`config.mk`:
```
export PLATFORM = sky130hd
export DESIGN_NAME = snack
export DESIGN_NICKNAME = snack
export VERILOG_FILES = /design/flow/design.v
export SDC_FILE = /design/flow/constraint.sdc
export NUM_CORES = 4
export LEC_CHECK = 0
export CAP_MARGIN = 20
export CORE_MARGIN = 2
export CORE_UTILIZATION = 72
export SLEW_MARGIN = 20
```
`constraint.sdc`:
```
create_clock -name core_clock -period 16.1 [get_ports {clk}]
set_input_delay 3.2200 -clock core_clock [delete_from_list [all_inputs] [get_ports {clk}]]
set_output_delay 3.2200 -clock core_clock [all_outputs]
set_load 0.01 [all_outputs]
```
`design.v`:
```
`timescale 1ns / 1ps
module keycheck(
    input clk,
    input rst_n,
    input key,
    output reg key_v
);
    reg [2:0] key_cnt;
    always @(posedge clk or negedge rst_n) begin
        if (!rst_n)
            key_cnt <= 3'b000;
        else
            key_cnt <= {key_cnt[1:0], key};
    end
    always @(posedge clk or negedge rst_n) begin
        if (!rst_n)
            key_v <= 1'b0;
        else if (key_cnt == 3'b110)
            key_v <= 1'b1;
        else
            key_v <= 1'b0;
    end
endmodule
`timescale 1ns / 1ps
module snack_control(
    input clk,
    input rst_n,
    input key_r,
    input key_l,
    input key_u,
    input key_d,
    input [9:0] box_x,
    input [8:0] box_y,
    input [9:0] x_pos,
    input [8:0] y_pos,
    input [1:0] speed_mode,
    output reg drive,
    output  snack_r,
    output snake_head
    );
    wire key_r1;
    wire key_l1;
    wire key_u1;
    wire key_d1;
    reg [1:0] dir; 
    parameter right = 2'd0;
    parameter left = 2'd1;
    parameter up = 2'd2;
    parameter down = 2'd3;
    keycheck r_keycheck(
        .clk(clk),
        .rst_n(rst_n),
        .key(key_r),
        .key_v(key_r1)
    );
    keycheck l_keycheck(
        .clk(clk),
        .rst_n(rst_n),
        .key(key_l),
        .key_v(key_l1)
    );
    keycheck u_keycheck(
        .clk(clk),
        .rst_n(rst_n),
        .key(key_u),
        .key_v(key_u1)
    );
    keycheck d_keycheck(
        .clk(clk),
        .rst_n(rst_n),
        .key(key_d),
        .key_v(key_d1)
    );
    always @(posedge clk or negedge rst_n)
        if (!rst_n) dir <= right;
        else if (key_r1 && dir != left) dir <= right;
        else if (key_l1 && dir != right) dir <= left;
        else if (key_u1 && dir != down) dir <= up;
        else if (key_d1 && dir != up) dir <= down;
    reg [9:0] snack_x[19:0];
    reg [8:0] snack_y[19:0];
    reg [20:0] cnt_m; 
    reg [20:0]update_time;
    always @( posedge clk or negedge rst_n) begin
    if(!rst_n)
        update_time = 19'd4200;
      else begin
         case (speed_mode)
         2'b00: update_time <= 20'd6200;  
         2'b01: update_time <= 20'd4200;  
         2'b10: update_time <= 20'd3200;  
         endcase
        end
    end
     reg fin;
    always @(posedge clk or negedge rst_n)
        if (!rst_n) cnt_m <= 19'd0;
        else if (fin) cnt_m <= 19'd0;
        else if (cnt_m == update_time) cnt_m <= 19'd0;
        else cnt_m <= cnt_m + 19'd1;
    always @(posedge clk or negedge rst_n)
        if (!rst_n) begin
            snack_x[0] <= 10'd400;
            snack_y[0] <= 10'd300;
        end else if (cnt_m == update_time)
            case (dir)
                right: if (snack_x[0] >= 10'd799) snack_x[0] <= 10'd0;
                       else snack_x[0] <= snack_x[0] + 10'd5;
                left: if (snack_x[0] == 10'd0) snack_x[0] <= 10'd799;
                      else snack_x[0] <= snack_x[0] - 10'd5;
                up: if (snack_y[0] >= 10'd599) snack_y[0] <= 10'd0;
                    else snack_y[0] <= snack_y[0] + 10'd5;
                down: if (snack_y[0] == 10'd0) snack_y[0] <= 10'd599;
                      else snack_y[0] <= snack_y[0] - 10'd5;
            endcase
    always @(posedge clk or negedge rst_n)
        if (!rst_n) begin
            snack_x[1] <= 10'd0;
            snack_y[1] <= 10'd0;
            snack_x[2] <= 10'd0;
            snack_y[2] <= 10'd0;
            snack_x[3] <= 10'd0;
            snack_y[3] <= 10'd0;
            snack_x[4] <= 10'd0;
            snack_y[4] <= 10'd0;
            snack_x[5] <= 10'd0;
            snack_y[5] <= 10'd0;
            snack_x[6] <= 10'd0;
            snack_y[6] <= 10'd0;
            snack_x[7] <= 10'd0;
            snack_y[7] <= 10'd0;
            snack_x[8] <= 10'd0;
            snack_y[8] <= 10'd0;
            snack_x[9] <= 10'd0;
            snack_y[9] <= 10'd0;
            snack_x[10] <= 10'd0;
            snack_y[10] <= 10'd0;
            snack_x[11] <= 10'd0;
            snack_y[11] <= 10'd0;
            snack_x[12] <= 10'd0;
            snack_y[12] <= 10'd0;
            snack_x[13] <= 10'd0;
            snack_y[13] <= 10'd0;
            snack_x[14] <= 10'd0;
            snack_y[14] <= 10'd0;
            snack_x[15] <= 10'd0;
            snack_y[15] <= 10'd0;
            snack_x[16] <= 10'd0;
            snack_y[16] <= 10'd0;
            snack_x[17] <= 10'd0;
            snack_y[17] <= 10'd0;
            snack_x[18] <= 10'd0;
            snack_y[18] <= 10'd0;
            snack_x[19] <= 10'd0;
            snack_y[19] <= 10'd0;
        end else if (cnt_m == update_time) begin
            snack_x[1] <= snack_x[0];
            snack_y[1] <= snack_y[0];
            snack_x[2] <= snack_x[1];
            snack_y[2] <= snack_y[1];
            snack_x[3] <= snack_x[2];
            snack_y[3] <= snack_y[2];
            snack_x[4] <= snack_x[3];
            snack_y[4] <= snack_y[3];
            snack_x[5] <= snack_x[4];
            snack_y[5] <= snack_y[4];
            snack_x[6] <= snack_x[5];
            snack_y[6] <= snack_y[5];
            snack_x[7] <= snack_x[6];
            snack_y[7] <= snack_y[6];
            snack_x[8] <= snack_x[7];
            snack_y[8] <= snack_y[7];
            snack_x[9] <= snack_x[8];
            snack_y[9] <= snack_y[8];
            snack_x[10] <= snack_x[9];
            snack_y[10] <= snack_y[9];
            snack_x[11] <= snack_x[10];
            snack_y[11] <= snack_y[10];
            snack_x[12] <= snack_x[11];
            snack_y[12] <= snack_y[11];
            snack_x[13] <= snack_x[12];
            snack_y[13] <= snack_y[12];
            snack_x[14] <= snack_x[13];
            snack_y[14] <= snack_y[13];
            snack_x[15] <= snack_x[14];
            snack_y[15] <= snack_y[14];
            snack_x[16] <= snack_x[15];
            snack_y[16] <= snack_y[15];
            snack_x[17] <= snack_x[16];
            snack_y[17] <= snack_y[16];
            snack_x[18] <= snack_x[17];
            snack_y[18] <= snack_y[17];
            snack_x[19] <= snack_x[18];
            snack_y[19] <= snack_y[18];
        end
    reg [4:0] length;
    always @(posedge clk or negedge rst_n)
        if (!rst_n) begin
            length <= 5'd1;
            drive <= 1'd0;
        end else if (drive) drive <= 1'd0;
        else if (snack_x[0] >= box_x-10'd10&&snack_x[0]<=box_x+10'd10 && snack_y[0] >= box_y-10'd10&&snack_y[0]<=box_y+10'd10) begin
            drive <= 1'd1;
            if (length < 5'd20) length <= length + 5'd1;
            else length <= length;
        end
    always @(posedge clk or negedge rst_n)
        if (!rst_n) fin <= 1'b0;
        else if ((snack_x[0] == snack_x[1] && snack_y[0] == snack_y[1]) ||
                 (snack_x[0] == snack_x[2] && snack_y[0] == snack_y[2]) ||
                 (snack_x[0] == snack_x[3] && snack_y[0] == snack_y[3]) ||
                 (snack_x[0] == snack_x[4] && snack_y[0] == snack_y[4]) ||
                 (snack_x[0] == snack_x[5] && snack_y[0] == snack_y[5]) ||
                 (snack_x[0] == snack_x[6] && snack_y[0] == snack_y[6]) ||
                 (snack_x[0] == snack_x[7] && snack_y[0] == snack_y[7]) ||
                 (snack_x[0] == snack_x[8] && snack_y[0] == snack_y[8]) ||
                 (snack_x[0] == snack_x[9] && snack_y[0] == snack_y[9]) ||
                 (snack_x[0] == snack_x[10] && snack_y[0] == snack_y[10]) ||
                 (snack_x[0] == snack_x[11] && snack_y[0] == snack_y[11]) ||
                 (snack_x[0] == snack_x[12] && snack_y[0] == snack_y[12]) ||
                 (snack_x[0] == snack_x[13] && snack_y[0] == snack_y[13]) ||
                 (snack_x[0] == snack_x[14] && snack_y[0] == snack_y[14]) ||
                 (snack_x[0] == snack_x[15] && snack_y[0] == snack_y[15]) ||
                 (snack_x[0] == snack_x[16] && snack_y[0] == snack_y[16]) ||
                 (snack_x[0] == snack_x[17] && snack_y[0] == snack_y[17]) ||
                 (snack_x[0] == snack_x[18] && snack_y[0] == snack_y[18]) ||
                 (snack_x[0] == snack_x[19] && snack_y[0] == snack_y[19] )) fin <= 1'b1;
                      assign snack_r = (
                (x_pos >= snack_x[1]-10'd10 && x_pos <= snack_x[1]+10'd10)&&(y_pos >= snack_y[1]-10'd10 && y_pos <= snack_y[1]+10'd10)&&length > 5'd1)||
                ((x_pos >= snack_x[2]-10'd10 && x_pos <= snack_x[2]+10'd10)&&(y_pos >= snack_y[2]-10'd10 && y_pos <= snack_y[2]+10'd10)&&length > 5'd2)||
                ((x_pos >= snack_x[3]-10'd10 && x_pos <= snack_x[3]+10'd10)&&(y_pos >= snack_y[3]-10'd10 && y_pos <= snack_y[3]+10'd10)&&length > 5'd3)||
                ((x_pos >= snack_x[4]-10'd10 && x_pos <= snack_x[4]+10'd10)&&(y_pos >= snack_y[4]-10'd10 && y_pos <= snack_y[4]+10'd10)&&length > 5'd4)||
                ((x_pos >= snack_x[5]-10'd10 && x_pos <= snack_x[5]+10'd10)&&(y_pos >= snack_y[5]-10'd10 && y_pos <= snack_y[5]+10'd10)&&length > 5'd5)||
                ((x_pos >= snack_x[6]-10'd10 && x_pos <= snack_x[6]+10'd10)&&(y_pos >= snack_y[6]-10'd10 && y_pos <= snack_y[6]+10'd10)&&length > 5'd6)||
                ((x_pos >= snack_x[7]-10'd10 && x_pos <= snack_x[7]+10'd10)&&(y_pos >= snack_y[7]-10'd10 && y_pos <= snack_y[7]+10'd10)&&length > 5'd7)||
                ((x_pos >= snack_x[8]-10'd10 && x_pos <= snack_x[8]+10'd10)&&(y_pos >= snack_y[8]-10'd10 && y_pos <= snack_y[8]+10'd10)&&length > 5'd8)||
                ((x_pos >= snack_x[9]-10'd10 && x_pos <= snack_x[9]+10'd10)&&(y_pos >= snack_y[9]-10'd10 && y_pos <= snack_y[9]+10'd10)&&length > 5'd9)||
                ((x_pos >= snack_x[10]-10'd10 && x_pos <= snack_x[10]+10'd10)&&(y_pos >= snack_y[10]-10'd10 && y_pos <= snack_y[10]+10'd10)&&length > 5'd10)||
                ((x_pos >= snack_x[11]-10'd10 && x_pos <= snack_x[11]+10'd10)&&(y_pos >= snack_y[11]-10'd10 && y_pos <= snack_y[11]+10'd10)&&length > 5'd11)||
                ((x_pos >= snack_x[12]-10'd10 && x_pos <= snack_x[12]+10'd10)&&(y_pos >= snack_y[12]-10'd10 && y_pos <= snack_y[12]+10'd10)&&length > 5'd12)||
                ((x_pos >= snack_x[13]-10'd10 && x_pos <= snack_x[13]+10'd10)&&(y_pos >= snack_y[13]-10'd10 && y_pos <= snack_y[13]+10'd10)&&length > 5'd13)||
                ((x_pos >= snack_x[14]-10'd10 && x_pos <= snack_x[14]+10'd10)&&(y_pos >= snack_y[14]-10'd10 && y_pos <= snack_y[14]+10'd10)&&length > 5'd14)||
                ((x_pos >= snack_x[15]-10'd10 && x_pos <= snack_x[15]+10'd10)&&(y_pos >= snack_y[15]-10'd10 && y_pos <= snack_y[15]+10'd10)&&length > 5'd15)||
                ((x_pos >= snack_x[16]-10'd10 && x_pos <= snack_x[16]+10'd10)&&(y_pos >= snack_y[16]-10'd10 && y_pos <= snack_y[16]+10'd10)&&length > 5'd16)||
                ((x_pos >= snack_x[17]-10'd10 && x_pos <= snack_x[17]+10'd10)&&(y_pos >= snack_y[17]-10'd10 && y_pos <= snack_y[17]+10'd10)&&length > 5'd17)||
                ((x_pos >= snack_x[18]-10'd10 && x_pos <= snack_x[18]+10'd10)&&(y_pos >= snack_y[18]-10'd10 && y_pos <= snack_y[18]+10'd10)&&length > 5'd18)||
                ((x_pos >= snack_x[19]-10'd10 && x_pos <= snack_x[19]+10'd10)&&(y_pos >= snack_y[19]-10'd10 && y_pos <= snack_y[19]+10'd10)&&length > 5'd19);
                  assign snake_head=((x_pos >= snack_x[0]-10'd10 && x_pos <= snack_x[0]+10'd10)&&(y_pos >= snack_y[0]-10'd10 && y_pos <= snack_y[0]+10'd10));
endmodule
`timescale 1ns / 1ps
module random(
    input clk,
    input rst_n,
    output reg [8:0] rand_num
    );
    always @(posedge clk or negedge rst_n)
        if (!rst_n) rand_num <= 9'd132;
        else begin
            rand_num[0] <= rand_num[8];
            rand_num[1] <= rand_num[0];
            rand_num[2] <= rand_num[1];
            rand_num[3] <= rand_num[2];
            rand_num[4] <= rand_num[3] ^ rand_num[8];
            rand_num[5] <= rand_num[4] ^ rand_num[8];
            rand_num[6] <= rand_num[5] ^ rand_num[8];
            rand_num[7] <= rand_num[6];
            rand_num[8] <= rand_num[7];
            if (rand_num > 9'd240)
                rand_num <= rand_num % 9'd240;
        end
endmodule
`timescale 1ns / 1ps
module box_create(
    input clk,
    input rst_n,
    input [8:0] rand_num,
    input rand_drive,
    output reg [9:0] rand_x,
    output reg [9:0] rand_y
    );
    reg flag;
    always @(posedge clk or negedge rst_n)
        if (!rst_n) begin
            rand_x <= 9'd300;
            rand_y <= 9'd300;
            flag <= 1'b0;
        end else if (rand_drive) begin
            flag <= 1'b1;
            rand_x <= rand_num;
        end else if (flag == 1'b1) begin
            rand_y <= rand_num;
            flag <= 1'b0;
        end
endmodule
`timescale 1ns / 1ps
module random_box(
    input clk,
    input rst_n,
    input drive,
    output wire [9:0] box_x,
    output wire [9:0] box_y
    );
    wire [8:0] rand_num;
    random U1_random(
        .clk(clk),
        .rst_n(rst_n),
        .rand_num(rand_num)
    );
    wire [9:0] rand_x;
    wire [9:0] rand_y;
    box_create U1_box_create(
        .clk(clk),
        .rst_n(rst_n),
        .rand_num(rand_num),
        .rand_drive(drive),
        .rand_x(rand_x),
        .rand_y(rand_y)
    );
    assign box_x = rand_x;
    assign box_y = rand_y;
endmodule
`timescale 1ns / 1ps
module PS2(
	input clk, rst,
	input ps2_clk, ps2_data,
	output reg up, left, right, down
	);
reg ps2_clk_falg0, ps2_clk_falg1, ps2_clk_falg2;
wire negedge_ps2_clk = !ps2_clk_falg1 & ps2_clk_falg2;
reg negedge_ps2_clk_shift;
reg [9:0] data;
reg data_break, data_done, data_expand;
reg[7:0]temp_data;
reg[3:0]num;
always@(posedge clk or posedge rst)begin
	if(rst)begin
		ps2_clk_falg0<=1'b0;
		ps2_clk_falg1<=1'b0;
		ps2_clk_falg2<=1'b0;
	end
	else begin
		ps2_clk_falg0<=ps2_clk;
		ps2_clk_falg1<=ps2_clk_falg0;
		ps2_clk_falg2<=ps2_clk_falg1;
	end
end
always@(posedge clk or posedge rst)begin
	if(rst)
		num<=4'd0;
	else if (num==4'd11)
		num<=4'd0;
	else if (negedge_ps2_clk)
		num<=num+1'b1;
end
always@(posedge clk)begin
	negedge_ps2_clk_shift<=negedge_ps2_clk;
end
always@(posedge clk or posedge rst)begin
	if(rst)
		temp_data<=8'd0;
	else if (negedge_ps2_clk_shift)begin
		case(num)
			4'd2 : temp_data[0]<=ps2_data;
			4'd3 : temp_data[1]<=ps2_data;
			4'd4 : temp_data[2]<=ps2_data;
			4'd5 : temp_data[3]<=ps2_data;
			4'd6 : temp_data[4]<=ps2_data;
			4'd7 : temp_data[5]<=ps2_data;
			4'd8 : temp_data[6]<=ps2_data;
			4'd9 : temp_data[7]<=ps2_data;
			default: temp_data<=temp_data;
		endcase
	end
	else temp_data<=temp_data;
end
always@(posedge clk or posedge rst)begin
	if(rst)begin
		data_break<=1'b0;
		data<=10'd0;
		data_done<=1'b0;
		data_expand<=1'b0;
	end
	else if(num==4'd11)begin
		if(temp_data==8'hE0)begin
			data_expand<=1'b1;
		end
		else if(temp_data==8'hF0)begin
			data_break<=1'b1;
		end
		else begin
			data<={data_expand,data_break,temp_data};
			data_done<=1'b1;
			data_expand<=1'b0;
			data_break<=1'b0;
		end
	end
	else begin
		data<=data;
		data_done<=1'b0;
		data_expand<=data_expand;
		data_break<=data_break;
	end
end
always @(posedge clk or posedge rst) begin
	if (rst) begin
		up <= 1'b0; left <= 1'b0; right <= 1'b0; down <= 1'b0;
	end
	else case (data)
        10'h275:down <= 1;
        10'h375:down <= 0;
        10'h26B:left <= 1;
        10'h36B:left <= 0;
        10'h274:right <= 1;
        10'h374:right <= 0;
        10'h272:up<=1;
        10'h372:up<=0;
    endcase
end
endmodule
`timescale 1ns / 1ps
module VGA(
	input clk,                    
	input rst,
	input [11:0]Din,			 
	output reg [8:0]row,		 
	output reg [9:0]col,		 
	output reg rdn,			 
	output reg [3:0]R, G, B, 
	output reg HS, VS			 
   );
reg [9:0] h_count;  
	always @ (posedge clk) begin
		if (rst)  h_count <= 10'h0;
		else if  (h_count == 10'd799)
					 h_count <= 10'h0;
			  else h_count <= h_count + 10'h1;
	end
reg [9:0] v_count;  
	always @ (posedge clk or posedge rst) begin
		if (rst)  v_count <= 10'h0;
		else if  (h_count == 10'd799) begin
					if (v_count == 10'd524) v_count <= 10'h0;
					else v_count <= v_count + 10'h1;
		end
	end
wire	[9:0] row_addr = v_count - 10'd35;		 
wire	[9:0] col_addr = h_count - 10'd143;		 
wire			h_sync = (h_count > 10'd95);		 
wire			v_sync = (v_count > 10'd1);		 
wire			read   = (h_count > 10'd142) &&	 
							(h_count < 10'd783) &&	 
							(v_count > 10'd34)  &&	 
							(v_count < 10'd525);		 
always @ (posedge clk) begin
	row <= row_addr[8:0];	 
	col <= col_addr;			 
	rdn <= ~read;				 
	HS  <= h_sync;				 
	VS  <= v_sync;				 
	R   <= rdn ? 4'h0 : Din[3:0];		 
	G	 <= rdn ? 4'h0 : Din[7:4];		 
	B	 <= rdn ? 4'h0 : Din[11:8];	 
end
endmodule
`timescale 1ns / 1ps
module draw_snake(
    input clk,
    input rdn,
    input [8:0] row,
    input [9:0] col,
    input rst_n,
    input [9:0] box_x,
    input [8:0] box_y,
    output reg [11:0] pixel,
    input snake_r,
    input snake_head
    );
    parameter RED = 12'b0000_0000_1111;
    parameter GREEN = 12'b0000_1111_0000;
    parameter BLUE = 12'b1111_0000_0000;
    parameter YELLOW = 12'b0000_1111_1111;
    always @(posedge clk ) begin
        if (rst_n==0) pixel <= YELLOW;
        else if (!rdn) begin 
        if(snake_head) pixel<=YELLOW;
          else  if (snake_r) pixel <= GREEN; 
            else if (col >= box_x-10'd10 &&col<=box_x+10'd10 && row>=box_y-10'd10&& row<=box_y+10'd10) pixel <= RED; 
            else pixel <= 12'h000; 
        end
    end
endmodule
`timescale 1ns / 1ps
module Bpmusic(
input key,
input clk,
output reg beep
);
reg [15:0] cnt;
reg [15:0] prediv;
reg [12:0] delay;
always @(posedge clk) begin
if (key == 1'b1) begin
	beep <= 1'b0;
	delay <= 13'd0;
	cnt <= 16'd0;
	prediv <= 16'hBA9E;
end
else begin
	cnt <= cnt + 1'b1;
	if (cnt == prediv) begin
		beep <= ~beep;
		cnt <= 0;
		delay <= delay +1'b1;
		case(delay)
			13'd1000:prediv <= 16'hA648;
			13'd2000:prediv <= 16'h941F;
			13'd3000:prediv <= 16'h8BCF;
			13'd4000:prediv <= 16'h7C90;
			13'd5000:prediv <= 16'h6EFA;
			13'd6000:prediv <= 16'h62DD;
			13'd7000:begin
				prediv <= 16'hBA9E;
				delay <= 13'd0;
				end
			default : prediv <= prediv;
			endcase
	end
end 
end
endmodule
`timescale 1ns / 1ps
module snack(
    input ps2_data,
    input ps2_clk,
    input clk,
    input [1:0] speed_mode,
    input rst_n,
    input key,
    output hsync,
    output vsync,
    output beep,
    output [3:0] vga_r,
    output [3:0] vga_g,
    output [3:0] vga_b
    );
    wire key_r,key_l,key_u,key_d;
    PS2 ps2(.clk(clk),.rst(!rst_n),.ps2_clk(ps2_clk),.ps2_data(ps2_data),.up(key_u),.left(key_l),.right(key_r),.down(key_d));
    wire [9:0] col;
    wire [8:0] row;
    wire [9:0] box_x;
    wire [8:0] box_y;
    wire drive;
    wire snake_r;
    wire snake_head;
    snack_control u1_snack_control(
        .clk(clk),
        .rst_n(rst_n),
        .key_r(key_r),
        .key_l(key_l),
        .key_u(key_u),
        .key_d(key_d),
        .box_x(box_x),
        .box_y(box_y),
        .x_pos(col),
        .y_pos(row),
        .speed_mode(speed_mode),
        .drive(drive),
        .snack_r(snake_r),
        .snake_head(snake_head)
                  );
    random_box u1_random_box(
        .clk(clk),
        .rst_n(rst_n),
        .drive(drive), 
        .box_x(box_x), 
        .box_y(box_y)
    );
    wire [11:0] pixel;
    wire rdn;
    reg control_signal;
    wire [3:0]vga_r1;
    wire [3:0]vga_g1;
    wire [3:0]vga_b1;
    wire hsync1;
    wire vsync1;
    wire [3:0]vga_r2;
    wire [3:0]vga_g2;
    wire [3:0]vga_b2;
    wire hsync2;
    wire vsync2;
    VGA vga0(
        .clk(clk),
        .rst(!rst_n),
        .R(vga_r1),
        .G(vga_g1),
        .B(vga_b1),
        .HS(hsync1),
        .VS(vsync1),
        .row(row),
        .col(col),
        .rdn(rdn),
        .Din(pixel)
    );
    assign vga_r2 = 4'h0;
    assign vga_g2 = 4'h0;
    assign vga_b2 = 4'h0;
    assign hsync2 = 1'b0;
    assign vsync2 = 1'b0;
    draw_snake draw(
        .clk(clk),
        .rdn(rdn),
        .row(row),
        .col(col),
        .rst_n(rst_n),
        .box_x(box_x),
        .box_y(box_y),
        .pixel(pixel),
        .snake_r(snake_r),
        .snake_head(snake_head)
    );
    always @(posedge clk or negedge rst_n) begin
        if (!rst_n) begin
            control_signal <= 1'b0;  
        end else begin
            control_signal <=1'b1;
        end
    end
    assign vga_r = control_signal ? vga_r1 : vga_r2;
    assign vga_g = control_signal ? vga_g1 : vga_g2;
    assign vga_b = control_signal ? vga_b1 : vga_b2;
    assign hsync = control_signal ? hsync1 : hsync2;
    assign vsync = control_signal ? vsync1 : vsync2;
    Bpmusic music (
    .clk(clk),
    .key(key),
    .beep(beep)
    );
endmodule
```
`run.sh`:
```
#!/bin/bash
# the make line also repeats each setting of config.mk as NAME=value (left out here)
make -C /OpenROAD-flow-scripts/flow DESIGN_CONFIG=/design/flow/config.mk WORK_HOME=/design/flow/orfs CLKGATE_MAP_FILE= finish
```
==> notes.md, run 1 <==
The layout was made with Yosys and OpenROAD.

The max-slew violation count is 0. After synthesis, the cell types taking the most area are dfrtp_1, ha_1, nand2_1, xor2_1, xnor2_1. Hold analysis shows the worst path with a depth of 0. The clock tree root driver cell is clkbuf_16.

The final timing summary puts the cycle share of the worst path at 31.7%. Global routing consumed, over all layers together, between 40% and 50% of the routing resources. The switching part of the total is roughly a third. The largest family of logic cells by area is simple AND/OR/NAND/NOR gates. The power density of the placed cells is 72.2 mW/mm2. In this run the worst setup path begins at control_signal. The fmax is 196 MHz. Once layout is complete, the cells apart from fillers number 7434. The setup TNS is 0 ns.

The largest clock skew in the final design is between 0.04 and 0.05 ns. Per report_power, the top consumer among the power groups is the clock network. The clock sink count is 584. The global routing report lists met1 layer usage as 53.1%. Of all flip-flops after synthesis, the portion carrying an async set or reset was between 80% and 90%.

VDD sags by at most ~0.00017 V. After Yosys synthesis, full adders, half adders and majority gates account for between 10% and 20% of the synthesized area. The first global-routing pass estimated 257000 um of wire. The number of warnings issued by yosys is 12. The worst max-slew margin expressed relative to the limit is between 20% and 30%.

The area share of xor/xnor cells in the synthesized design is approximately 16%. The floorplan report gives the top-level pin count as 22. The cell count after synthesis came out at ~6700. The layer with the highest usage is met2. On the final layout, the worst hold slack is between 0.3 and 0.4 ns.

The post-cts sizing count is 0. The tool warning count for the run is 100. The end of the critical path is vga_r[1]. The endpoint of the worst hold path is reported as ps2.ps2_clk_falg1.

nand2_1 is the most common cell in the netlist. The first routing iteration left around 4500 violations. The count of endpoints failing setup in the final report is 0.

The sequential logic power is 0.00161 W. The post-detailed-route via-to-cell ratio is around 6.5. CTS reports a maximum clock tree buffer depth of 3. The routability congestion estimate from global placement is between 0.9 and 1.

The clock group share of total power is ~40%. The worst reg2reg path startpoint is u1_snack_control.snack_x[12][1]. The type of the tightest min-delay check is reg2reg. Clock latency on the worst-skew pair, taken at its later pin, is about 0.66 ns. The startpoint identified for the worst hold timing path is ps2.ps2_clk_falg0.

The mux share of post-synthesis cell area is less than 1%. The die outline area is a little under 0.08 mm2. The flow ran to the end and the layout has no timing, DRC or antenna violations. The buffer and inverter count on the worst path is 1.

The count of placed standard cells including taps is 7307. The hold violation count in the final report is 0. Summing the areas of all and, or, nand and nor instances in the mapped netlist gives between 10% and 20% of the synthesized area. Nets still carrying antenna violations after routing amount to 0.

The sum of net half-perimeters after detailed placement is about 110000 um. The number of global-route vias before repair is between 40000 and 50000. Setup repair after global routing left no endpoint under its margin. The transition time of the tightest slew-check pin is between 1 and 1.5 ns.

The longest incremental delay of any stage on the critical path is reported as 0.57 ns. The sequential-to-total area share from yosys stat is 25.9%. STA classifies the critical path endpoint as an output port.

The placed standard-cell area is 0.0552 mm2. The number of optimization iterations in the first detailed-route pass is 6. The cell at the slowest stage of the critical path is clkdlybuf4s50_1.

Buffers added to address setup during post-CTS repair amount to 0. After routing the design area is between 0.05 and 0.06 mm2. Combinational logic burns a little over a fifth of the power.

The critical path arrival is around 1.9 ns. The number of placement rows is 101. Of all cell types, the one taking the most synthesized area is dfrtp_1. The number of cells reported by Yosys stat comes to 6698.

The pre-CTS setup slack is around 11 ns. The power dissipated in combinational cells is a little under 0.0009 W. The number of antenna violations at the first check in global routing is 2.

The critical path is of the reg2out type. Looking at the reg2reg group, the worst path ends at draw.pixel[6]. The met3 track demand over resource in global routing is 8.73%. STA puts the critical path data required time at 12.88 ns. The STA report counts the stages on the worst setup path as 2.

In this run the number of H-tree levels came out at 3. Once routing completed, OpenROAD measured the worst setup slack at approximately 11 ns. After synthesis the netlist holds a flip-flop and latch count of 584. The number of maximum-capacitance violations recorded for the run is 0. The met2 track demand over resource is about two thirds.

The effective utilization at floorplan is 72.5%. The TritonCTS buffer count is about 70. The chip area estimate from yosys synthesis is about 0.055 mm2. The fraction of post-synthesis cell area in the top cell type by area is about 22%. The switching power of the nets is approximately 0.0014 W.

The number of synthesized flops with an enable pin is 0. The core area is around 0.076 mm2. Entering global routing, the biggest net connects 250 pins. After clock tree synthesis, the clock-pin slew on the worst setup and hold paths is around 0.060 ns. For this design the static power due to leakage is between 20 and 30 nW.

The floorplan die height is 280 um. The CTS tree is yes. In this run the tool buffered the top-level ports with 17 buffer cells. The gate family responsible for the most delay along the worst path is buffers and inverters. After global routing the overflow that remains totals 0. The worst reg2reg path depth is 15. The number of buffers inserted by hold repair at cts is 0. For the clock group, total power comes out at between 0.0015 and 0.002 W. The total wirelength of the detailed-routed design is 164000 um. The post-detailed-route DRC marker count is 0.

The worst-path maximum fanout is 4. The fraction of the mapped netlist area in compound gates is between 10% and 20%. The startpoint kind of the worst setup timing path is a flip-flop. The commonest cells after synthesis are nand2_1, ha_1, xor2_1, xnor2_1, dfrtp_1.

The number of fillers in the final layout is roughly 5800. The area of the mapped netlist is approximately 0.055 mm2. Counting I/O delays and the setup requirement, the final critical path takes roughly 5 ns.

The net count of the finished layout is slightly above 7000. The routed design shows a wire length per standard cell of 22.1 um. Across all register-to-register paths, the minimum setup slack is 11.60 ns. Relative to the synthesized area, the layout overhead comes to 4.78%. The dominant register cell in the synthesized netlist is dfrtp_1. The mean area per synthesized cell is 8.21 um2. The sequential share of power is approximately 39%. The die is between 200 and 300 um wide. The signal on the critical path passes through and2_1 > clkdlybuf4s50_1. For this run, the script counts the antenna cells in the layout as 0. The cell-internal power is about 0.0028 W.

The routed layout has between 40000 and 50000 vias. In this run, distinct cell masters in the synthesized netlist total 87.
-- layer usage --
| layer | share of wire [%] | wire [um] | vias to the layer above |
|---|---|---|---|
| met2 | 44 | 72900 | 2210 |
| met3 | 9.7 | 15900 | 617 |
| met5 | 0.016 | 27 | - |
| met1 | 40 | 65400 | 23066 |
| met4 | 6.1 | 10100 | 4 |
| li1 | - | - | 22608 |
-- metrics by stage --
stage                     total power (W)  utilization (%)
final                             0.00416             76.0
after global routing              0.00432             76.0
after CTS                         0.00415             76.0
after detailed placement          0.00250             72.8
after global placement            0.00248             72.8
after floorplan                   0.00219                -
-- cell type report --
type                       instances  area (um2)  area share (%)
clock inverter                    37         462           0.801
multi-input combinational       5444       38200            66.3
sequential                       584       14300            24.8
tap                              978        1220            2.12
timing repair buffer              73         633            1.10
inverter                         228         856            1.49
clock buffer                      90        1980            3.43
==> inputs of run 2 (changes only) <==
- CAP_MARGIN: 20 -> 30
- CELL_PAD_IN_SITES_DETAIL_PLACEMENT: default -> 0
- CELL_PAD_IN_SITES_GLOBAL_PLACEMENT: default -> 0
- CORE_UTILIZATION: 72 -> 61
- MIN_ROUTING_LAYER: default -> met1
- PLACE_DENSITY: default -> 0.45
- clock period: 16.1 -> 5.16 ns (I/O delays scaled with it)
==> run 2 against run 1 <==
Compared with the run above: die area up 18%; final area up 1.4%; sequential cell count unchanged; highest routed layer unchanged; combinational power rose to 3.1 times the previous value; still clean on timing, DRC and antenna; critical path type is now reg2reg.
==> notes.md, run 2 <==
The layout was made with Yosys and OpenROAD.

The run finished with no timing, DRC or antenna violations. Clock tree synthesis found a total of slightly below 600 sinks. The most prevalent standard cell on the critical path is ha_1.

The leakage power is 27.7 nW. The number of optimization iterations in the first detailed-route pass is 5. The floorplan report gives the top-level pin count as 22.

For this design the ratio of total power to cell area is ~220 mW/mm2. The global route stage reports its total congestion overflow as 0. Entering global routing, the biggest net connects between 200 and 250 pins. Summed over all nets, the switching power comes to 0.00428 W.

After the last flow step, the layout net total stands at 7338. The synthesized design devotes to its leading area cell type a little over a fifth of total area. The post-route fraction of the period consumed by the critical path is around 86%. During synthesis, Yosys emitted a total of 12 warnings.

The routed design could run at a clock period as short as 4.46 ns. The clock latency at the later pin of the worst-skew pair is roughly 0.67 ns. The timing report notes that buffer and inverter cells on the critical path total 1. The share of synthesized cell area in full adder, half adder and majority cells is 19.8%. The routed layout has about 48000 vias. For the worst reg-to-reg path, the startpoint reported by OpenROAD is u1_snack_control.snack_x[12][1]. The worst hold path belongs to the class in2async. The die span in x is 304 um.

The number of fillers in the final layout is roughly 7900. The number of synthesized flops with an enable pin is 0. Counting along the longest clock path gives a buffer depth of 3.

The largest power group is the clock network. The worst reg2reg path depth is 15. The end of the critical path is draw.pixel[6]. The DRC violation total after the first TritonRoute iteration is ~4000. The total power consumption of the routed design is around 0.013 W.

In the Yosys report, the sequential cells make up between 20% and 30% of the chip area. The area share of xor/xnor cells in the synthesized design is between 10% and 20%. Sorting the synthesized cells by how often they occur yields nand2_1, ha_1, xor2_1, xnor2_1, dfrtp_1. The worst-path maximum fanout is 7. Across every metal layer, demand over resource in global routing totals a little under two fifths. The hold violation count in the final report is 0. Synthesis handed over a netlist of roughly 6700 instances. Looking at the reg2reg group, the worst path ends at draw.pixel[6]. The detailed router reported a total wirelength of ~170000 um. In the final timing run, aggregate negative setup slack is 0 ns. The effective utilization at floorplan is 61.3%.

The startpoint kind of the worst setup timing path is a flip-flop. The gate family responsible for the most delay along the worst path is AND-OR/OR-AND gates. Of the total power, registers draw 39.1%. Of all flip-flops after synthesis, the portion carrying an async set or reset was a little under nine tenths.

The first global-routing pass estimated ~270000 um of wire. The tool flagged a number of max-cap violations equal to 0. Across the VDD grid, the largest voltage drop is around 0.00031 V. The required arrival time at the worst endpoint is around 5.7 ns. Per STA, the worst path is made up of inv_1 > ha_1 > o21ai_0 > nor3_1 > xnor2_1 > ha_1 > a2111oi_0 > nand3_1 > a41oi_1 > nor4b_1 > o211ai_2 > nand4_1 > or4_1 > or3_1 > o32a_1. The count of tool warnings is between 100 and 150. Per the CTS log, the maximum H-tree level is 3. The total cells reported by yosys after synthesis is approximately 6700. The worst-case max-slew headroom was logged as approximately a quarter. By area the synthesized netlist is led by dfrtp_1, ha_1, nand2_1, xor2_1, xnor2_1.

Per the OpenROAD floorplan log, the height of the die is 304 um. For reference, the top logic cell family by area is simple AND/OR/NAND/NOR gates. Post-CTS timing repair inserted 0 buffers for setup. The switching part of the total is 32.6%.

The region available for standard cell placement spans ~0.09 mm2. After synthesis, the share of cell area in mux cells is less than 1%. The top layer reached by signal wires is met5. By instance count, the leading cell after synthesis is nand2_1. After layout, the worst setup slack is between 0.6 and 0.7 ns. The post-detailed-route DRC marker count is 0. The simple-gate share of the synthesized area is around 20%. In the setup report, the worst path falls into the class reg2reg. The category of the worst setup path capture point is a flip-flop. The clock group share of total power is between 40% and 50%. The sequential logic power is between 0.005 and 0.006 W. The number of placement rows is 110.

Antenna repair during routing inserted a diode count of 0. The flip-flop and latch count after synthesis is 584. The TritonCTS buffer count is slightly above 70. Looking at area per cell type in the netlist, the leader is dfrtp_1.

Looking at the worst setup and hold paths, the clock pins of their registers show a slew of around 0.060 ns. The power report lists the clock group at 0.00525 W. Per STA, the highest per-stage delay on the worst path measures 0.57 ns. The die covers between 0.09 and 0.1 mm2. At the pin with the least slew margin, the transition time is 1.12 ns. Per the detail_route report, vias per standard cell equal between 6 and 7. The number of buffers inserted by hold repair at cts is 0.

The flop-to-flop setup slack is around 0.7 ns. Looking at the clock tree report, the root buffer type is clkbuf_16. Between the synthesized netlist and the finished layout, the area growth was recorded as 6.21%.

The total met3 wirelength after detailed routing is 13900 um. The area of the mapped netlist is 0.0550 mm2. The part of the power in combinational logic is 20.9%.

The number of gates on the worst path with buffers counted is 15. The number of antenna violations at the first check in global routing is 4. The number of global-route vias before repair is between 40000 and 50000. The pre-CTS setup slack is between 0.8 and 0.9 ns. Note, the detailed placer reported a final HPWL of ~120000 um. The residual antenna-violating net count after detailed routing is 0. The routability congestion estimate from global placement is between 0.9 and 1. Per the detail_route log, met2 wirelength is around 80000 um. Counting pins that exceed their max-slew limit in the final report gives 0.

The fmax is between 200 and 250 MHz. Yosys mapped the design onto approximately 87 distinct sky130hd cell types. The final timing report counts setup violations totalling 0. The beginning of the critical path is u1_snack_control.snack_x[12][1]. Setup repair after global routing left no endpoint under its margin. The chip area estimate from yosys synthesis is around 0.055 mm2. The power dissipated in combinational cells is 0.00275 W. The post-cts sizing count is 0. The placement report lists the number of port buffers as 17.

The routed wire length per instance is approximately 23 um. For reference, the post-synthesis area per instance comes to around 8.2 um2. TritonCTS built the clock tree. The cell-internal power is a little under 0.009 W.

The dominant register cell in the synthesized netlist is dfrtp_1. Clock skew on the completed layout was measured at around 0.033 ns. On the critical path the data arrives at 5.01 ns. The fraction of the mapped netlist area in compound gates is ~13%. The sum of routed wire segments on met1 is roughly 75000 um. The timing report shows that the slowest cell on the worst path is a2111oi_0.
-- run 2: through the flow --
stage / hold WS [ns] / cells / utilization [%] / instance area (um2)
final: 0.329 / 7693 / 65.1 / 58400
after CTS: 0.320 / 7693 / 65.1 / 58400
after global placement: 0.365 / 7565 / 62.4 / 56000
after floorplan: 0.331 / 6701 / - / 55000
after detailed placement: 0.368 / 7566 / 62.4 / 56000
after global routing: 0.344 / 7693 / 65.1 / 58400
-- run 2: area by class of cell --
type                            count  area, um2  area share (%)
Multi-Input combinational cell   5444      38200            65.4
Timing Repair Buffer              134       1200            2.06
Clock inverter                     30        334           0.572
Inverter                          228        856            1.47
Tap cell                         1176       1470            2.52
Sequential cell                   584      14300            24.4
Clock buffer                       97       2070            3.54
-- run 2: metal layers --
layer	vias to the layer above	GRT usage [%]
met2	1761	59.5
met3	407	6.01
met5	-	0
li1	22732	-
met4	4	15.3
met1	22902	50.5
==> inputs of run 3 (changes only) <==
- ABC_AREA: default -> 0
- CAP_MARGIN: 30 -> 20
- CELL_PAD_IN_SITES_GLOBAL_PLACEMENT: 0 -> default
- CORE_ASPECT_RATIO: default -> 0.71
- CORE_UTILIZATION: 61 -> 27
- CTS_CLUSTER_DIAMETER: default -> 390
- GPL_TIMING_DRIVEN: default -> 0
- MIN_ROUTING_LAYER: met1 -> default
- PLACE_DENSITY: 0.45 -> 0.52
- TNS_END_PERCENT: default -> 40
- clock period: 5.16 -> 8.7 ns (I/O delays scaled with it)
==> run 3 against run 2 <==
Compared with the run above: largest power group unchanged; first-iteration DRC count up 49%; sequential share of layout area down 1.5 points; combinational power down 24%; fmax down 22%; area after synthesis unchanged; highest routed layer unchanged; die area up 120%; via count up 6.9%; critical path depth unchanged; final area up 6.6%; register-to-register slack better by 2.3 ns; wire length up 28%; still clean on timing, DRC and antenna.
==> notes.md, run 3 <==
The layout was made with Yosys and OpenROAD.

The fraction of post-synthesis cell area in the top cell type by area is between 20% and 30%. In this run the standard cell core region covers 0.202 mm2. In the synthesized netlist, mux cells make up 0.908% of the area. Sequential cells burn a little over a third of the power.

The synthesis report lists the Yosys warning total as 12. The routed wire length per instance is 23.3 um. The final timing report gives a worst setup slack of between 3 and 4 ns. The flop-to-flop setup slack is roughly 3 ns. The clock passes through at most 3 buffers.

The number of antenna violations at the first check in global routing was 18. The largest net degree at the start of global routing is 93. The fmax is 176 MHz.

The largest vdd supply drop is approximately 0.00014 V. The script logs the ratio of routed vias to standard cells as between 5 and 6. For reference, XOR and XNOR gates occupy between 10% and 20% of the area reported after synthesis. Per the synthesis report, the AND-OR/OR-AND share of the synthesized area is 12.9%. The required arrival time at the worst endpoint is 9.26 ns. The worst reg2reg path depth is 15. The cell-mix breakdown from Yosys lists the simple-gate area share as a little under 20%. The congestion estimate from routability-driven global placement came to between 0.9 and 1. The tree is rooted in a clkbuf_16.

The residual antenna-violating net count after detailed routing is 0. Setup repair after global routing left no endpoint under its margin. Along the worst path, the maximum fanout reaches 10. Post-CTS repair changed the size of 0 cells.

STA classifies the critical path startpoint as a flip-flop. The hold violation count in the final report is 0. After synthesis, the design contains between 6000 and 7000 cells according to Yosys. The buffers inserted during post-CTS setup optimization is 0. The worst max-slew margin expressed relative to the limit is between 15 and 20%.

The clock latency at the later pin of the worst-skew pair is about 0.7 ns. The total power consumption of the routed design is 0.00834 W. The pre-CTS setup slack is ~3.4 ns. The power density of the placed cells is between 100 and 150 mW/mm2. The first global-routing pass estimated 326000 um of wire. The buffer and inverter count on the worst path is 3. The cell at the slowest stage of the critical path is clkbuf_1. The post-synthesis cell type with the largest combined area is dfrtp_1. The placed standard-cell area is 0.0597 mm2.

The mapped netlist covers 0.0550 mm2. The launch point of the worst register-to-register path is recorded as u1_snack_control.snack_x[0][1]. The switching part of the total is 34.8%.

The area added between synthesis and finish is 13.2%. The worst setup path is of the reg2reg kind. After detailed routing, the number of remaining DRC violations is 0. The routed layout has ~51000 vias. By area, the combinational part of the netlist is dominated by simple AND/OR/NAND/NOR gates. The endpoint of the worst hold path is reported as ps2.ps2_clk_falg1. Listed in order, past its start point the critical path passes clkbuf_1 > buf_2 > inv_1 > ha_1 > nor2b_1 > nor4_1 > xnor2_1 > ha_1 > o21ai_0 > nand2b_1 > a21oi_1 > a221o_1 > a21oi_1 > a311o_1 > o32a_1. The sequential logic power is between 0.002 and 0.003 W. Detailed placement ended at an HPWL of approximately 160000 um. After clock tree synthesis, the clock-pin slew on the worst setup and hold paths is around 0.060 ns. In the finished design, the share of the clock period the worst path needs comes to 65.5%. Per the post-synthesis report, the number of cells in the design is between 6000 and 7000. For the final routed database, the setup TNS stands at 0 ns. The count of tool warnings is 92.

The power dissipated in the clock network is 0.00333 W. The number of global-route vias before repair came to 47716. The total overflow reported by the global router is 0. For reference, the critical path is captured by draw.pixel[6].

The critical path's largest stage delay is ~0.97 ns. The floorplan step set the die height to 384 um. The area of combinational cells with multiple inputs is 0.0383 mm2. Across every metal layer, demand over resource in global routing totals around a fifth. In the Yosys stats the netlist draws on slightly below 90 distinct library cells. For this design the total switching power over the nets is roughly 0.0029 W. The run finished with no timing, DRC or antenna violations.

The number of buffers inserted by hold repair at cts is 0. Per STA, the worst path accumulates the most delay in the family buffers and inverters. Note that the worst hold path type here is reg2reg. The DRC violation total after the first TritonRoute iteration is approximately 6000.

Among all cell types in the netlist, the one instantiated most often is nand2_1. Counting pins that exceed their max-slew limit in the final report gives 0. The critical path arrival is 6.25 ns.

Looking at the max-slew report, the worst-margin pin has a slew of between 1 and 1.5 ns. The post-synth count of flops with an enable pin is 0. The part of the power in combinational logic is 25.0%. Tracing the worst setup path back leads to its startpoint at u1_snack_control.snack_x[0][1]. The number of gates on the worst path with buffers counted is 15. The power dissipated in combinational cells is roughly 0.0021 W. Per the placement log, port buffering inserted 16 buffers.

Buffers inserted during clock tree synthesis total 74. Counting every sink on the clock net gives between 500 and 600. The floorplan has around 140 rows. The power report puts the leakage power at around 28 nW. After synthesis, the most frequently instantiated cells are nand2_1, ha_1, xor2_1, xnor2_1, dfrtp_1. Between clock sinks in the finished design, the worst skew comes to approximately 0.044 ns. The flip-flop and latch count after synthesis is around 600.

Summed over all layers, the routed wires come to 223000 um. In the power breakdown, the biggest contributor is the clock network. The sequential-to-total area share from yosys stat is 25.9%. The CTS tree is yes. The count of endpoints failing setup in the final report is 0. The final design instance area without fill is approximately 0.062 mm2. The count of maximum capacitance violations is 0.

The cell-internal power is between 0.005 and 0.006 W. The final critical delay including setup and external delays is roughly 5.7 ns. After synthesis, the cell types taking the most area are dfrtp_1, ha_1, nand2_1, xor2_1, xnor2_1. The report gives the cell count of the worst hold path as 0. For this configuration, the core starts out at a cell density of 27.2%. After synthesis, the share of flip-flops with an asynchronous set or reset is between 80% and 90%. The number of optimization iterations in the first detailed-route pass is 6. Looking at hold timing, the worst path starts from ps2.ps2_clk_falg0.

The number of fillers in the final layout is 21407. The worst setup path is captured at a flip-flop. The total number of H-tree levels is 3. The worst flop-to-flop path endpoint is draw.pixel[6]. The number of nets in the layout is around 7700. The number of top-level pins is 22. Per the synthesis report, the adder-cell share of the synthesized area is between 15 and 20%.

Per the OpenROAD floorplan log, the area of the die is just over 0.2 mm2. Across all hold checks on the routed design, the worst slack comes to roughly 0.36 ns. The clock group share of total power is between 30% and 40%.

The chip area estimate from yosys synthesis is around 0.055 mm2. The register area is 0.0143 mm2. In this run the horizontal extent of the chip is ~540 um. The mean area per synthesized cell is roughly 8 um2.

Per the synth stats, the flop cell with the highest instance count is dfrtp_1.
## run 3: cell type report
type	instances	share of cell area (%)
Buffer	445	2.89
Multi-Input combinational cell	5444	61.5
Timing Repair Buffer	61	1.84
Tap cell	2679	5.38
Inverter	228	1.38
Antenna cell	8	0.0322
Clock inverter	35	0.703
Sequential cell	584	22.9
Clock buffer	98	3.37
## run 3: metrics by stage
step,std cells,util (%)
3_5_place_dp,9441,29.5
3_3_place_gp,9396,28.9
6_report,9582,30.8
5_1_grt,9574,30.8
4_1_cts,9574,30.8
2_1_floorplan,6701,-
## run 3: metal layers
layer | vias to the layer above | share of wire, % | track usage, %
met1 | 24969 | 47 | 31.3
met3 | 354 | 11 | 5.97
li1 | 23525 | - | -
met5 | - | 0.039 | 0.159
met2 | 2270 | 38 | 28.8
met4 | 8 | 2.9 | 5.93
==> inputs of run 4 (changes only) <==
- ABC_AREA: 0 -> default
- CAP_MARGIN: 20 -> 30
- CELL_PAD_IN_SITES_DETAIL_PLACEMENT: 0 -> default
- CELL_PAD_IN_SITES_GLOBAL_PLACEMENT: default -> 0
- CORE_ASPECT_RATIO: 0.71 -> default
- CORE_MARGIN: 2 -> 10
- CORE_UTILIZATION: 27 -> 50
- CTS_CLUSTER_DIAMETER: 390 -> default
- GPL_ROUTABILITY_DRIVEN: default -> 1
- GPL_TIMING_DRIVEN: 0 -> default
- MAX_ROUTING_LAYER: default -> met4
- MIN_ROUTING_LAYER: default -> met2
- PLACE_DENSITY: 0.52 -> default
- PLACE_DENSITY_LB_ADDON: default -> 0.09
- SLEW_MARGIN: 20 -> 25
- TNS_END_PERCENT: 40 -> default
- clock period: 8.7 -> 5.93 ns (I/O delays scaled with it)
==> run 4 against run 3 <==
Compared with the run above: still clean on timing, DRC and antenna; combinational power up 28%; die area down 40%; synthesized cell count unchanged.
==> notes.md, run 4 <==
The layout was made with Yosys and OpenROAD.

The run finished with no timing, DRC or antenna violations. The CTS tree is yes. The synthesis run identifies the leading combinational cell family as simple AND/OR/NAND/NOR gates. Based on the critical path, the design can be clocked at up to approximately 210 MHz. The synthesis log from Yosys contains 12 warnings.

Per the summary, power density relative to cell area is between 200 and 250 mW/mm2. The stage logs contain a warning count of around 110. In this run, the clock network consumes a little over two fifths of the power. In this run the remaining antenna-violating nets after routing total 0.

The number of optimization iterations in the first detailed-route pass is ~49. The count of endpoints failing setup in the final report is 0.

The power dissipated in combinational cells is approximately 0.0027 W. The cell-mix breakdown from Yosys lists the adder-cell area share as ~20%. The chip area estimate from yosys synthesis is 0.0550 mm2.

The buffer and inverter count on the worst path is 1. The area share of xor/xnor cells in the synthesized design is between 10% and 20%. During placement, the flow inserted port buffers numbering 17. After Yosys synthesis, and, or, nand and nor cells account for between 15 and 20% of the synthesized area. Sequential cells consume a total of 0.00443 W. The fraction of the mapped netlist area in compound gates is ~13%. Post-CTS timing repair inserted 0 buffers for setup. The clock latency at the later pin of the worst-skew pair is ~0.74 ns. In this run the cell area measured after placement is between 0.05 and 0.06 mm2. Hold analysis lists the worst path endpoint as ps2.ps2_clk_falg1. STA lists the endpoint of the worst register-to-register path as draw.pixel[6]. The hold violation count in the final report is 0. The clock tree buffer depth is 3. The synthesized netlist occupies a cell area of ~0.055 mm2. Looking at area per cell type in the netlist, the leader is dfrtp_1. The largest net degree at the start of global routing is 201.

Synthesis instantiated between 80 and 90 different standard cells from the library. The area added between synthesis and finish is 7.22%. For this run the detailed placement stage logged an HPWL of about 130000 um. The core region is between 0.1 and 0.15 mm2. The number of fillers in the final layout is between 10000 and 15000. The dominant register cell in the synthesized netlist is dfrtp_1. The total number of H-tree levels is 3.

Global routing finished with a remaining overflow of 0. The startpoint of the tightest hold check path is ps2.ps2_clk_falg0. After floorplanning, the die was sized to cover 0.124 mm2.

TritonRoute output was used to compute an average wire per cell of 24.6 um. Setup repair after global routing left no endpoint under its margin. The number of antenna violations at the first check in global routing is 1.

The worst reg2reg path startpoint is u1_snack_control.snack_x[12][1]. Per the detail_route report, DRC violations left total 0. The commonest cells after synthesis are nand2_1, ha_1, xor2_1, xnor2_1, dfrtp_1. After floorplanning, the core was divided into ~120 placement rows.

The critical path's largest stage delay is roughly 0.70 ns. The number of global-route vias before repair came to about 70000. The horizontal die dimension reported for this design is ~350 um. The category of the critical setup timing path is reg2reg. The type recorded for the worst min-delay path is reg2reg. A synthesized cell averages just over 8 um2. The total via count in the routed design is ~67000. Following the worst setup path forward leads to its endpoint at draw.pixel[6].

The post-route fraction of the period consumed by the critical path is roughly four fifths. The DRC violation total after the first TritonRoute iteration is approximately 16000. Tracing the worst setup path back leads to its startpoint at u1_snack_control.snack_x[12][1]. The most prevalent standard cell on the critical path is ha_1. The largest vdd supply drop is ~0.00028 V. For reference, the clock transition at the flip-flops on the worst setup and hold paths is 0.06 ns. By area the synthesized netlist is led by dfrtp_1, ha_1, nand2_1, xor2_1, xnor2_1.

The leakage power is between 20 and 30 nW. Looking at the power breakdown, sequential logic takes around 36% of the total. In this run, placement finished with an instance count of approximately 8000. The initial utilization of the core area, before any placement, comes to between 50% and 60%. The largest clock skew in the final design is approximately 0.065 ns. The switching power of the nets is 0.00427 W. The post-cts sizing count is 0. The sequential-to-total area share from yosys stat is between 20 and 30%. For flop-to-flop paths, the worst setup slack is roughly 1.3 ns. For this design the top-level I/O count stands at 22. Per the synthesis report, the single largest cell type by area occupies between 20% and 30% of cell area.

Looking at the critical path, the single cell with the biggest stage delay is a2111oi_0. The switching part of the total is a little over a third. After detailed routing, the total wire length is 195000 um.

The mux share of post-synthesis cell area is less than 1%. The number of cells on the worst hold path is listed as 0. On the final layout, the worst hold slack is 0.347 ns. Grouping stages by cell kind, the critical path spends the most delay in AND-OR/OR-AND gates. The most frequently used library cell after synthesis is nand2_1.

The worst-path maximum fanout is 7. The synthesized netlist handed to floorplanning was reported with a cell count of approximately 6700. STA classifies the critical path startpoint as a flip-flop. The TritonCTS buffer count is ~77. The post-detailed-route via-to-cell ratio is between 8 and 9. The part of the power in combinational logic is 21.9%. The cell-internal power is between 0.007 and 0.008 W. The power dissipated in the clock network is approximately 0.005 W.

The net count of the finished layout is 7321. The routability congestion estimate from global placement is between 1 and 1.5. The max-slew violation count is 0. The data required time reported for the critical path is between 6 and 7 ns. The critical path arrival is 5.28 ns.

The total cells reported by yosys after synthesis is 6698. The setup TNS is 0 ns. The transition time of the tightest slew-check pin is about 1.2 ns. The die is between 300 and 400 um tall. The clock sink count is between 500 and 600. The first global-routing pass estimated 295000 um of wire. For this run, asynchronously set or reset flops after synthesis account for ~86%. Counting flops and latches in the post-synthesis netlist gives slightly below 600. Overall routing resource usage recorded by global route was 49.4%. The number of hold buffers added after CTS was 0. The number of synthesized flops with an enable pin is 0. Walking the worst path, the cells encountered are inv_1 > ha_1 > o21ai_0 > nor3_1 > xnor2_1 > ha_1 > a2111oi_0 > nand3_1 > a41oi_1 > nor4b_1 > o211ai_2 > nand4_1 > or4_1 > or3_1 > o32a_1.

The final critical delay including setup and external delays is 4.67 ns. Checking max transition, the worst relative margin is between 10% and 20%. The number of cells on the worst reg-to-reg path is 15. STA classifies the critical path endpoint as a flip-flop. The clock tree root driver cell is clkbuf_16. Across the run, the number of max-cap violations was 0.

Looking at the group totals, the largest power group turns out to be the clock network. The critical path runs through a total of 15 cells. The count of cells in the finished layout, fillers not included, comes to slightly below 8000.

Summing all non-filler instances in the final layout gives an area of a little under 0.06 mm2.
## run 4: routing by layer
| metal | up-vias | GRT usage [%] | part of all wire (%) |
|---|---|---|---|
| li1 | 22531 | - | - |
| met1 | 23214 | - | 0 |
| met2 | 18501 | 54.6 | 43 |
| met3 | 2734 | 61.6 | 41 |
| met4 | 0 | 18.3 | 16 |
| met5 | - | - | 0 |
## run 4: cell type report
type                       instances  area (um2)  share of cell area (%)
timing repair buffer             111        1070                    1.81
antenna                           11        27.5                  0.0467
clock inverter                    35         477                   0.809
inverter                         228         856                    1.45
clock buffer                     105        2230                    3.78
sequential                       584       14300                    24.2
tap                             1414        1770                    3.00
multi-input combinational       5444       38200                    64.9
## run 4: stage by stage
stage | utilization (%) | total power (W) | setup WS, ns
detailed placement | 51.5 | 0.00692 | 1.46
finish | 54.1 | 0.0122 | 1.26
CTS | 54.0 | 0.0119 | 1.45
global route | 54.1 | 0.0126 | 1.04
floorplan | - | 0.00595 | 2.12
global placement | 51.5 | 0.00690 | 1.56
==> inputs of run 5 (changes only) <==
- ABC_AREA: default -> 1
- CAP_MARGIN: 30 -> 5
- CELL_PAD_IN_SITES_GLOBAL_PLACEMENT: 0 -> default
- CORE_MARGIN: 10 -> 2
- CORE_UTILIZATION: 50 -> 72
- CTS_CLUSTER_DIAMETER: default -> 317
- CTS_CLUSTER_SIZE: default -> 14
- GPL_ROUTABILITY_DRIVEN: 1 -> default
- HOLD_SLACK_MARGIN: default -> 0.23
- MAX_ROUTING_LAYER: met4 -> default
- MIN_ROUTING_LAYER: met2 -> default
- PLACE_DENSITY_LB_ADDON: 0.09 -> 0.02
- SETUP_SLACK_MARGIN: default -> 0.5
- SLEW_MARGIN: 25 -> 20
- clock period: 5.93 -> 5.7 ns (I/O delays scaled with it)
==> run 5 against run 4 <==
Compared with the run above: combinational power rose by 9.7%; die area shrank 34%; area after synthesis grew 3.6%; power decreased by 11%; global-route usage fell by 7.8 points; critical path type unchanged; critical endpoint is now draw.pixel[3]; wire length shrank 12%; sequential power rose by 4%; final cell count increased by 9.1%; non-clock buffer count fell by 33.
==> notes.md, run 5 <==
The layout was made with Yosys and OpenROAD.

The category of the critical setup timing path is reg2reg. The worst-case reg-to-reg setup slack stands at 1.93 ns. For this run, the detailed router's first-pass iteration total came to 9.

The sum of net half-perimeters after detailed placement is ~130000 um. After synthesis, the most frequently instantiated cells are nand2_1, ha_1, inv_1, xor2_1, o21ai_0. The CTS tree is yes. In this run switching power makes up 36.2% of total power.

Per the summary, power density relative to cell area is about 180 mW/mm2. The fraction of the mapped netlist area in compound gates is 11.8%. The post-detailed-route via-to-cell ratio is roughly 6.

After synthesis, the largest family of logic cells by area is simple AND/OR/NAND/NOR gates. The end of the critical path is draw.pixel[3]. After floorplanning, the die was sized to cover 0.0814 mm2. The buffer and inverter count on the worst path is 1.

For this run, asynchronously set or reset flops after synthesis account for 85.8%. Global routing finished with a remaining overflow of 0. Adding up every negative setup slack in the final design gives 0 ns. Counting the buffers created by CTS gives between 40 and 50. The worst setup path is launched from a flip-flop.

The largest clock skew in the final design is between 0.04 and 0.05 ns. After synthesis, the chip area reported by Yosys is ~0.057 mm2. According to the floorplan log, the row count is a little over 100.

Averaged over all synthesized cells, the footprint is 7.36 um2. The congestion estimate from routability-driven global placement came to just under 1. The clock latency at the later pin of the worst-skew pair is approximately 0.65 ns.

The number of standard cells in the layout, taps in and fillers out is approximately 8700. The fraction of post-synthesis cell area in the top cell type by area is between 20% and 30%. Setup repair after global routing left no endpoint under its margin. Post-CTS repair ended up resizing 0 cells. For this run, the slowest stage of the critical path takes about 0.61 ns. The die is around 290 um tall. For reference, XOR and XNOR gates occupy around an eighth of the area reported after synthesis. The dominant power group in this design is sequential cells. The number of gates on the worst path with buffers counted is 21.

In the floorplan report the effective utilization is around 72%. The final hold slack is 0.382 ns. After detailed placement, the design holds a cell count of ~8600. The critical path arrival is around 4.4 ns. After Yosys synthesis, full adders, half adders and majority gates account for between 10% and 20% of the synthesized area. The clock group share of total power is a little under a third. The startpoint of the tightest hold check path is u1_snack_control.r_keycheck.key_cnt[1].

The leakage power is roughly 29 nW. The category of the worst setup path capture point is a flip-flop. The routed layout reports a DRC error count of 0. The DRC violation total after the first TritonRoute iteration is roughly 5400. Overall routing resource usage recorded by global route was 41.6%.

The core area is roughly 0.079 mm2. The post-synthesis cell type with the largest combined area is dfrtp_1. The clock-pin slew of the registers on the worst-case setup and hold paths is about 0.08 ns. Wires add up to between 150000 and 200000 um. The cell at the slowest stage of the critical path is nor2_1. The hold violation count in the final report is 0. The count of maximum capacitance violations is 0. The dominant register cell in the synthesized netlist is dfrtp_1.

The flip-flop and latch count after synthesis is approximately 580. For this sky-water flow run, the detailed-routed wirelength per cell is reported as 19.8 um. The report puts the cell count of the worst reg-to-reg path at 21. The worst reg2reg path startpoint is u1_snack_control.snack_x[8][1]. The stage logs contain a warning count of 107.

The total number of H-tree levels is 2. The cell count after synthesis came out at 7738. In this run, synthesis inferred 0 flip-flops with an integrated enable.

The total via count in the routed design is approximately 53000. Yosys attributes the largest share of cell area to dfrtp_1, ha_1, xor2_1, nand2_1, inv_1. The flow ran to the end and the layout has no timing, DRC or antenna violations. The number of global-route vias before repair is 50552. In this run the clock root is driven by a clkbuf_16. CTS reports a maximum clock tree buffer depth of 3. The number of antenna violations at the first check in global routing is 4. The mux share of post-synthesis cell area is less than 1%. STA shows the worst min-delay path finishing at u1_snack_control.r_keycheck.key_cnt[2]. The number of buffers inserted by hold repair at cts is 0. The wire length of the first global-routing pass is 272000 um. The sequential logic power is approximately 0.0046 W. The gate family responsible for the most delay along the worst path is simple AND/OR/NAND/NOR gates. Relative to the synthesized area, the layout overhead comes to 3.77%. In this run the post-CTS setup repair buffer count came out at 0. The switching power of the nets is ~0.0039 W. Entering global routing, the biggest net connects approximately 250 pins. The count of different cell masters after synthesis is around 65. Hold analysis shows the worst path with a depth of 0. The tally of buffers added on design ports is 17. Looking at the power breakdown, sequential logic takes ~43% of the total. The die span in x is 285 um. Tracing the worst setup path back leads to its startpoint at u1_snack_control.snack_x[8][1]. The most frequent cell after synthesis is nand2_1. Per Yosys stat, the portion of area used by sequential elements is 25.0%. Per the finish-stage timing summary, setup violations number 0. The power dissipated in the clock network is 0.00330 W. The synthesized netlist devotes 22.9% of its cell area to simple gates. For this design, the sink count on the clock tree is 584.

The area of the mapped netlist is between 0.05 and 0.06 mm2. The most numerous cell type found on the critical path is nand2_1. The post-route fraction of the period consumed by the critical path is between 60% and 70%. The worst max-slew margin expressed relative to the limit is roughly a quarter. The flow reports an fmax of roughly 270 MHz.

The max-slew violation count is 0. The floorplan report gives the top-level pin count as 22. The worst flop-to-flop path endpoint is draw.pixel[3]. At the pin with the least slew margin, the transition time is between 1 and 1.5 ns. In this run the VDD rail shows a maximum IR drop of about 0.00038 V. The cell-internal power is just under 0.007 W. Subtracting the final worst setup slack from the clock period gives between 3 and 4 ns. The detail route stage leaves a number of antenna-violating nets equal to 0.

The critical path maximum fanout is 6. For this run, the number of Yosys warnings is 12. The required arrival time at the worst endpoint is roughly 6.3 ns. Of the total power, combinational logic draws 27.1%. The net count of the finished layout is ~8400. Walking the worst path, the cells encountered are inv_1 > ha_1 > or2_2 > nand3_1 > nor3_1 > xor2_1 > ha_1 > a21oi_1 > o21a_1 > nand3_1 > nor2_1 > nor2_1 > nand2_1 > nand2_1 > nor2_1 > nand2_1 > nor2_1 > nand3_1 > nand2_1 > nand2_1 > nand2_1. For the combinational group, total power comes out at about 0.003 W. The type of the tightest min-delay check is reg2reg. The total cells reported by yosys after synthesis is around 7700.
-- run 5: through the flow --
step | worst slack, ns | power (W) | area [um2] | utilization, %
after floorplan | 2.45 | 0.00661 | 57000 | -
after global placement | 2.10 | 0.00745 | 57700 | 73.4
after detailed placement | 2.11 | 0.00753 | 57700 | 73.4
after CTS | 2.09 | 0.0108 | 59100 | 75.2
after global routing | 1.71 | 0.0113 | 59100 | 75.2
final | 1.93 | 0.0109 | 59100 | 75.2
-- run 5: cell type report --
class / instances / area (um2)
diodes: 2 / 5.00
clock buffers: 84 / 1340
clock inverters: 3 / 52.6
fillers: 6173 / 19500
inverters: 870 / 3270
multi-input cells: 5980 / 38200
flip-flops and latches: 584 / 14200
well taps: 1050 / 1310
repair buffers: 78 / 683
-- run 5: layer usage --
layer  share of wire, %  GRT usage, %
met5              0.031             0
met4                5.2          19.1
met3                 11          8.81
met2                 43          64.6
met1                 41          55.8
No activity file was given, so power comes from the tool's default toggle rates.
